==> run a <==
// lcd_top
module lcd_top(
  input clk,
  input rst,
  input PS2_CLK,
  input PS2_DATA,
  output [7:4] DB,
  output LCD_E,
  output LCD_RS,
  output LCD_RW,
  output [7:0] LED
  );
==> flow/config.mk <==
export PLATFORM = sky130hd
export DESIGN_NAME = lcd_top
export DESIGN_NICKNAME = lcd_top
export VERILOG_FILES = /design/flow/design.v
export SDC_FILE = /design/flow/constraint.sdc
export NUM_CORES = 4
export LEC_CHECK = 0
export CAP_MARGIN = 20
export CORE_ASPECT_RATIO = 0.71
export CORE_MARGIN = 2
export CORE_UTILIZATION = 70
export CTS_CLUSTER_SIZE = 58
export PLACE_DENSITY_LB_ADDON = 0.0
export SETUP_SLACK_MARGIN = 2.38
export SLEW_MARGIN = 5
==> flow/constraint.sdc <==
create_clock -name core_clock -period 8.22 [get_ports {clk}]
set_input_delay 1.6440 -clock core_clock [delete_from_list [all_inputs] [get_ports {clk}]]
set_output_delay 1.6440 -clock core_clock [all_outputs]
set_load 0.01 [all_outputs]
run.sh (not shown) runs the stock make flow with config.mk's settings and CLKGATE_MAP_FILE=.
==> run b: changes against run a <==
Settings changed: CORE_ASPECT_RATIO 0.71 to default, CORE_UTILIZATION 70 to 45, CTS_CLUSTER_SIZE 58 to default, PLACE_DENSITY_LB_ADDON 0.0 to default, SETUP_SLACK_MARGIN 2.38 to default, SLEW_MARGIN 5 to 20.
==> flow/constraint.sdc (replaced) <==
create_clock -name core_clock -period 14.7 [get_ports {clk}]
set_input_delay 2.9400 -clock core_clock [delete_from_list [all_inputs] [get_ports {clk}]]
set_output_delay 2.9400 -clock core_clock [all_outputs]
set_load 0.01 [all_outputs]
==> run c: changes against run a <==
Settings changed: ABC_AREA from default to 0, CORE_ASPECT_RATIO 0.71 to default, CTS_CLUSTER_DIAMETER from default to 271, CTS_CLUSTER_SIZE 58 to default, GPL_TIMING_DRIVEN from default to 1, PLACE_DENSITY from default to 0.67, PLACE_DENSITY_LB_ADDON 0.0 to default, SETUP_SLACK_MARGIN 2.38 to 1.61, SLEW_MARGIN 5 to 20.
==> flow/constraint.sdc (replaced) <==
create_clock -name core_clock -period 9.46 [get_ports {clk}]
set_input_delay 1.8920 -clock core_clock [delete_from_list [all_inputs] [get_ports {clk}]]
set_output_delay 1.8920 -clock core_clock [all_outputs]
set_load 0.01 [all_outputs]
==> run notes <==
run metrics: Init Core Util=0.455, initial antenna violation count=0, outcome=no timing/DRC/antenna violations, DP Worst Slack=3080 ps, CP Launch Point=rst, sw frac=0.206, Crit path depth=3, M1 wire length=23.5 mm, crit path cell chain=clkdlybuf4s50_1 -> clkinvlp_4 -> buf_4, count of tool warnings=43, crit path capture=LC1.head[4], post-DP HPWL=35.2 mm, Total GRT Usage=0.190, Cell Rows=86
That was run b.
==> run notes <==
run metrics: worst setup margin=1730 ps, VDD IR-drop max=0.243 mV, CP max-delay cell=ha_4, DP Worst Slack=1860 ps, count of tool warnings=48, crit path cell chain=inv_1 -> ha_4 -> mux4_2 -> mux4_2 -> mux2i_1 -> a21oi_1, M1 wire length=23.5 mm, largest stage delay on the critical path=910 ps, initial antenna violation count=0, R2R depth=6, post_cts resized=0, Init Core Util=0.706, outcome=no timing/DRC/antenna violations, crit path capture=LC1.buffer_data[6], core area=35400 um^2
That was run c.
==> run notes <==
run metrics: CP Launch Point=LC1.head[1], outcome=no timing/DRC/antenna violations, yosys cell count=1941, DR WL met3=13.1 mm, Total GRT Usage=0.421, crit path capture=LC1.buffer_data[2], crit path cell chain=inv_1 -> ha_4 -> buf_4 -> buf_8 -> mux4_2 -> mux4_2 -> mux2i_1 -> a21oi_1, IO buf count=17, DP Worst Slack=1220 ps, count of tool warnings=47, Cell Rows=58, Crit path depth=8, Init Core Util=0.709, post-DP HPWL=40.3 mm, vias per cell=7.55, Clk Tree Root Cell=clkbuf_16, initial antenna violation count=8, M1 wire length=29.1 mm, sw frac=0.234, largest net degree at the start of global routing=77
That was run a.

* * *

==> inputs of run D <==
Starting RTL as in the previous note.
clock: 8.32 ns
lec_check: 0
abc_area: 0
cap_margin: 20
core_margin: 2
core_utilization: 70
cts_cluster_size: 57
place_density_lb_addon: 0.0
setup_slack_margin: 2.18
slew_margin: 20
==> run G (differences from run D) <==
ABC_AREA = 1   (was 0)
CORE_UTILIZATION = 72   (was 70)
CTS_CLUSTER_SIZE = not set   (was 57)
PLACE_DENSITY_LB_ADDON = not set   (was 0.0)
SETUP_SLACK_MARGIN = not set   (was 2.18)
==> flow/constraint.sdc (replaced) <==
create_clock -name core_clock -period 9.36 [get_ports {clk}]
set_input_delay 1.8720 -clock core_clock [delete_from_list [all_inputs] [get_ports {clk}]]
set_output_delay 1.8720 -clock core_clock [all_outputs]
set_load 0.01 [all_outputs]
==> impl_metrics.json <==
{
  "ys_chip_area_um2": 26500,
  "status": "no timing/DRC/antenna violations",
  "num-fill-cells": 2350,
  "power.internal_mw": 3.74,
  "detail_route.first_pass.iterations": 6,
  "postLayoutCoreUtil": 0.788,
  "grt_usage": 0.354,
  "mappedNetlistArea_um2": 26500,
  "critical_path.max_fanout": 86,
  "power.sequential.total_mw": 2.54,
  "clock-skew-final_ns": 0.0282,
  "postLayoutSetupSlackWorst_ns": 1.64,
  "drt-vias-per-instance": 6.32,
  "non_clock_buffer_area_share": 0.0106,
  "timing.critical_path.slowest_cell_delay_ns": 0.73,
  "layout.non_clock_inverters": 288
}
That was run G.
==> impl_metrics.json <==
{
  "num-fill-cells": 1761,
  "grt_usage": 0.373,
  "status": "no timing/DRC/antenna violations",
  "detail_route.first_pass.iterations": 7,
  "power.sequential.total_mw": 2.85,
  "postLayoutSetupSlackWorst_ns": 1.51,
  "critical_path.max_fanout": 6,
  "non_clock_buffer_area_share": 0.0572,
  "drt-vias-per-instance": 7.19,
  "power.internal_mw": 4.22
}
That was run D.

* * *

==> inputs of 05-25 <==
lcd_top again, from the RTL that the note above started with.
## lcd_top
module lcd_top(
  input clk,
  input rst,
  input PS2_CLK,
  input PS2_DATA,
  output [7:4] DB,
  output LCD_E,
  output LCD_RS,
  output LCD_RW,
  output [7:0] LED
  );
make LEC_CHECK=0 ABC_AREA=1 CAP_MARGIN=20 CORE_ASPECT_RATIO=1.76 CORE_MARGIN=2 CORE_UTILIZATION=40 GPL_TIMING_DRIVEN=0 MAX_ROUTING_LAYER=met4 PLACE_DENSITY_LB_ADDON=0.17 SLEW_MARGIN=25 TNS_END_PERCENT=65 finish   # period 15.3 ns
==> inputs of 04-21, as changes to 05-25 <==
- CORE_ASPECT_RATIO: 1.76 -> default
- CORE_UTILIZATION: 40 -> 72
- CTS_CLUSTER_DIAMETER: default -> 329
- GPL_TIMING_DRIVEN: 0 -> 1
- MAX_ROUTING_LAYER: met4 -> default
- PLACE_DENSITY_LB_ADDON: 0.17 -> 0.03
- SETUP_SLACK_MARGIN: default -> 2.02
- SLEW_MARGIN: 25 -> 20
- TNS_END_PERCENT: 65 -> default
==> flow/constraint.sdc (replaced) <==
create_clock -name core_clock -period 8.86 [get_ports {clk}]
set_input_delay 1.7720 -clock core_clock [delete_from_list [all_inputs] [get_ports {clk}]]
set_output_delay 1.7720 -clock core_clock [all_outputs]
set_load 0.01 [all_outputs]
==> qor summary <==
|  | 05-25 | 04-21 |
|---|---|---|
| Detail-routed net length per standard cell | 20.4 um | 23.3 um |
| Status | complete, no violations | complete, no violations |
| Combinational Area | 9990 um2 | 10300 um2 |
| Number of non-clock inverters | 288 | 290 |
| Wire length of the first global-routing pass | 123000 um | 112000 um |
| Dpl cells | 3816 | 3306 |
| Launch instance of the worst min-delay path | LD1.S1.sr[1] | LD1.S2.sr[2] |
| Comb/total area | 0.334 | 0.345 |
| Sequential Power Share | 0.513 | 0.514 |
| Internal power of the cells | 2.38 mW | 4.04 mW |
| Layout clock area frac | 0.0630 | 0.0613 |
| Crit path max fanout | 10 | 26 |
| Timing endpoint of the critical path | LC1.buffer_cmd | LC1.buffer_data[5] |
| Longest individual stage delay on the worst path | 0.55 ns | 0.52 ns |
| WHS | 0.369 ns | 0.366 ns |
| Placed Instance Area | 28000 um2 | 27000 um2 |
| Buffers plus inverters on the worst setup path | 7 | 3 |
| Measured slew at the worst slew-check pin | 1.04 ns | 1.03 ns |
| GR Util met1 | 0.238 | 0.473 |
| Worst Reg2Reg Path Length in Cells | 14 | 10 |

* * *

==> v31: inputs <==
lcd_top again, from the RTL that the note above started with.
clock: 8.38 ns
lec_check: 0
abc_area: 1
cap_margin: 0
cell_pad_in_sites_global_placement: 1
core_aspect_ratio: 1.12
core_margin: 2
core_utilization: 72
gpl_routability_driven: 1
gpl_timing_driven: 0
max_routing_layer: met4
place_density_lb_addon: 0.11
setup_slack_margin: 0.92
slew_margin: 20
==> v5 (differences from v31) <==
- CAP_MARGIN: 0 -> 20
- CELL_PAD_IN_SITES_GLOBAL_PLACEMENT: 1 -> unset
- CORE_ASPECT_RATIO: 1.12 -> unset
- GPL_ROUTABILITY_DRIVEN: 1 -> unset
- GPL_TIMING_DRIVEN: 0 -> unset
- MAX_ROUTING_LAYER: met4 -> unset
- PLACE_DENSITY_LB_ADDON: 0.11 -> unset
- SETUP_SLACK_MARGIN: 0.92 -> 1.92
==> flow/constraint.sdc (replaced) <==
create_clock -name core_clock -period 8.19 [get_ports {clk}]
set_input_delay 1.6380 -clock core_clock [delete_from_list [all_inputs] [get_ports {clk}]]
set_output_delay 1.6380 -clock core_clock [all_outputs]
set_load 0.01 [all_outputs]
==> v28 (differences from v31) <==
- ABC_AREA: 1 -> unset
- CAP_MARGIN: 0 -> 20
- CELL_PAD_IN_SITES_GLOBAL_PLACEMENT: 1 -> unset
- CORE_ASPECT_RATIO: 1.12 -> 0.99
- CORE_UTILIZATION: 72 -> 40
- CTS_CLUSTER_DIAMETER: unset -> 116
- GPL_ROUTABILITY_DRIVEN: 1 -> 0
- GPL_TIMING_DRIVEN: 0 -> unset
- MAX_ROUTING_LAYER: met4 -> unset
- PLACE_DENSITY_LB_ADDON: 0.11 -> unset
- SETUP_SLACK_MARGIN: 0.92 -> unset
==> flow/constraint.sdc (replaced) <==
create_clock -name core_clock -period 20.0 [get_ports {clk}]
set_input_delay 4.0000 -clock core_clock [delete_from_list [all_inputs] [get_ports {clk}]]
set_output_delay 4.0000 -clock core_clock [all_outputs]
set_load 0.01 [all_outputs]
==> results <==
Post-Route Setup TNS: v28 0 ns; v31 -; v5 -1.61 ns
Number of maximum-capacitance constraint violations: v28 0; v31 -; v5 2
Effective utilization at floorplan: v28 0.403; v31 0.729; v5 0.728
Worst-path fanout max: v28 69; v31 -; v5 59
Global routing usage on met1: v28 0.229; v31 -; v5 0.552
Final Power: v28 2.27 mW; v31 -; v5 5.73 mW
Max-slew headroom: v28 0.258; v31 -; v5 -0.184
R2R Setup Slk: v28 6.42 ns; v31 -; v5 -1.61 ns
Startpoint of the worst register-to-register path: v28 LC1.head[0]; v31 -; v5 LC1.head[0]
Status: v28 no timing/DRC/antenna violations; v31 did not finish; v5 complete, but fails checks
Last stage reached: v28 -; v31 global placement without I/O (3_1_place_gp_skip_io); v5 -
Violated checks: v28 -; v31 -; v5 max-capacitance violations, max-slew violations, negative setup slack
Power spent charging and discharging nets: v28 0.465 mW; v31 -; v5 1.33 mW
Synth Area in Simple Gates: v28 0.133; v31 0.227; v5 0.227
Pre-CTS setup slack: v28 4.15 ns; v31 -; v5 1.30 ns
Routed via count: v28 16,000; v31 -; v5 25,200
Buffer levels on the longest clock path: v28 3; v31 -; v5 3
Clock root buffer: v28 clkbuf_16; v31 -; v5 clkbuf_16
Number of rows created at floorplan: v28 91; v31 74; v5 70
Via count of the first global-routing pass: v28 15,600; v31 -; v5 23,700
Final design utilization: v28 0.449; v31 -; v5 0.846
Global-route usage over all layers: v28 0.170; v31 -; v5 0.459
Clock slew seen by the registers of the worst setup and hold paths: v28 0.06 ns; v31 -; v5 0.08 ns
Comb/total area: v28 0.338; v31 -; v5 0.346
Post-Route WL: v28 54,000 µm; v31 -; v5 96,500 µm
Number of buffer cells added on primary ports: v28 17; v31 -; v5 17
Multi-input gate count: v28 1,254; v31 -; v5 1,982

* * *

==> job 5003: inputs <==
Starting RTL as in the previous note.
==> flow/config.mk <==
export PLATFORM = sky130hd
export DESIGN_NAME = lcd_top
export DESIGN_NICKNAME = lcd_top
export VERILOG_FILES = /design/flow/design.v
export SDC_FILE = /design/flow/constraint.sdc
export NUM_CORES = 4
export LEC_CHECK = 0
export CAP_MARGIN = 20
export CORE_ASPECT_RATIO = 0.71
export CORE_MARGIN = 2
export CORE_UTILIZATION = 70
export CTS_CLUSTER_SIZE = 26
export PLACE_DENSITY_LB_ADDON = 0.0
export SETUP_SLACK_MARGIN = 2.35
export SLEW_MARGIN = 20
==> flow/constraint.sdc <==
create_clock -name core_clock -period 8.19 [get_ports {clk}]
set_input_delay 1.6380 -clock core_clock [delete_from_list [all_inputs] [get_ports {clk}]]
set_output_delay 1.6380 -clock core_clock [all_outputs]
set_load 0.01 [all_outputs]
==> job 4190 (differences from job 5003) <==
- ABC_AREA: default -> 1
- CORE_ASPECT_RATIO: 0.71 -> default
- CORE_UTILIZATION: 70 -> 72
- CTS_CLUSTER_DIAMETER: default -> 387
- CTS_CLUSTER_SIZE: 26 -> 11
- HOLD_SLACK_MARGIN: default -> 0.3
- PLACE_DENSITY_LB_ADDON: 0.0 -> 0.08
- SETUP_SLACK_MARGIN: 2.35 -> 1.9
- SLEW_MARGIN: 20 -> 40
==> job 9593 (differences from job 5003) <==
- CORE_ASPECT_RATIO: 0.71 -> default
- CORE_UTILIZATION: 70 -> 66
- CTS_CLUSTER_DIAMETER: default -> 204
- CTS_CLUSTER_SIZE: 26 -> default
- PLACE_DENSITY_LB_ADDON: 0.0 -> default
- SETUP_SLACK_MARGIN: 2.35 -> default
==> flow/constraint.sdc (replaced) <==
create_clock -name core_clock -period 8.52 [get_ports {clk}]
set_input_delay 1.7040 -clock core_clock [delete_from_list [all_inputs] [get_ports {clk}]]
set_output_delay 1.7040 -clock core_clock [all_outputs]
set_load 0.01 [all_outputs]
==> comparison table <==
	job 9593	job 5003	job 4190
Gp weighted congestion	0.932	0.960	0.969
Maximum number of pins on one net before global-route repair	78	142	83
Number of non-filler instances in the completed layout	2492	2589	3510
Clock transition at the register clock pins on the worst setup and hold paths after CTS	0.06 ns	0.07 ns	0.07 ns
Transition time at the pin with the least slew margin	0.945 ns	1.17 ns	1.31 ns
Seq/total area	0.548	0.505	0.492
Buffer and inverter count on the worst path	1	4	4
Run status	complete, no violations	complete, no violations	complete, no violations
Max stage delay cell, worst path	ha_4	mux4_2	o221ai_1
Detailed-routed wire length on met2	26000 um	36100 um	40000 um
Setup repair after global routing missed its margin	false	true	true
Max FO, Critical Path	73	9	19
FF-to-FF setup slack	1.33 ns	1.34 ns	0.81 ns
Total iterations of the first detailed-routing run	5	9	19
Clock Latency Late Sink	0.62 ns	0.61 ns	0.68 ns
Post-detailed-route via-to-cell ratio	6.63	7.50	7.01

* * *

==> build 42 <==
lcd_top again, from the RTL that the note above started with.
clock: 20.0 ns
lec_check: 0
abc_area: 1
cap_margin: 20
core_aspect_ratio: 0.65
core_margin: 2
core_utilization: 40
place_density_lb_addon: 0.13
slew_margin: 25
tns_end_percent: 75
==> inputs of trial 36, as changes to build 42 <==
- ABC_AREA: 1 -> unset
- CORE_ASPECT_RATIO: 0.65 -> unset
- PLACE_DENSITY_LB_ADDON: 0.13 -> unset
- SLEW_MARGIN: 25 -> 20
- TNS_END_PERCENT: 75 -> unset
==> flow/constraint.sdc (replaced) <==
create_clock -name core_clock -period 14.7 [get_ports {clk}]
set_input_delay 2.9400 -clock core_clock [delete_from_list [all_inputs] [get_ports {clk}]]
set_output_delay 2.9400 -clock core_clock [all_outputs]
set_load 0.01 [all_outputs]
==> results <==
Trial 36 finished with timing, DRC and antenna clean. Build 42 finished clean.
Against trial 36, the via count of build 42 is higher by 29%.
Between build 42 and trial 36, the lower non-clock buffer count is in build 42 (gap 3).
In build 42 the total power is smaller than in trial 36, by about 28%.
Between build 42 and trial 36, the lower setup slack is in trial 36 (gap 1800 ps).
Between build 42 and trial 36, the lower core utilization is in build 42 (gap 0.75 points).
Against build 42, the critical path depth of trial 36 is higher by 4.
Sequential power: trial 36 is higher than build 42 (about 36%).
Against trial 36, the synthesized area of build 42 is higher by 6.1%.
Of trial 36 and build 42, trial 36 has the higher clock-buffer cell count (gap 5).
Sequential cell count is the same in build 42 and trial 36.
Between trial 36 and build 42, the lower cell count is in trial 36 (gap 26%, measured against build 42).
==> figures <==
Worst setup path end: build 42 LC1.head[4]$_DFFE_NP0P_; trial 36 LC1.buffer_data[3]$_DFFE_PP0P_
Basic Gates by Area: build 42 22.7%; trial 36 13.3%
Area Growth Syn to Fin: build 42 10.3%; trial 36 11.5%
Power Sequential: build 42 1.19 mW; trial 36 1.62 mW
Cell count after placement: build 42 3,735; trial 36 2,716
Layout net count: build 42 2,934; trial 36 1,979
Multi-input logic cell count: build 42 1,977; trial 36 1,254
Clock network fraction of total power: build 42 44.7%; trial 36 46.3%
Critical path data required time: build 42 10,730 ps; trial 36 15,180 ps
Top-area cell share: build 42 32.6%; trial 36 34.6%
Mux share of post-synthesis cell area: build 42 0.0377%; trial 36 11.0%
M2 GR Usage: build 42 28.0%; trial 36 28.7%
Portion of total power attributed to combinational logic: build 42 2.1%; trial 36 1.5%
Core occupancy in the finished layout: build 42 44.4%; trial 36 45.2%
Slew at the pin with the worst max-slew slack: build 42 1030 ps; trial 36 1170 ps
WL met2: build 42 27,700 µm; trial 36 27,100 µm
Vias in the first global route: build 42 19,300; trial 36 15,600
Non-filler cells, final: build 42 3,835; trial 36 2,822
Mapped Area: build 42 0.0265 mm²; trial 36 0.0250 mm²
Cell count along the critical path: build 42 3; trial 36 7
Largest net degree at the start of global routing: build 42 106; trial 36 74
Detailed-route via count: build 42 20,400; trial 36 15,800
Outcome: build 42 no timing/DRC/antenna violations; trial 36 no timing/DRC/antenna violations
Power figures rest on the tool's default switching activity, not on a simulated workload.
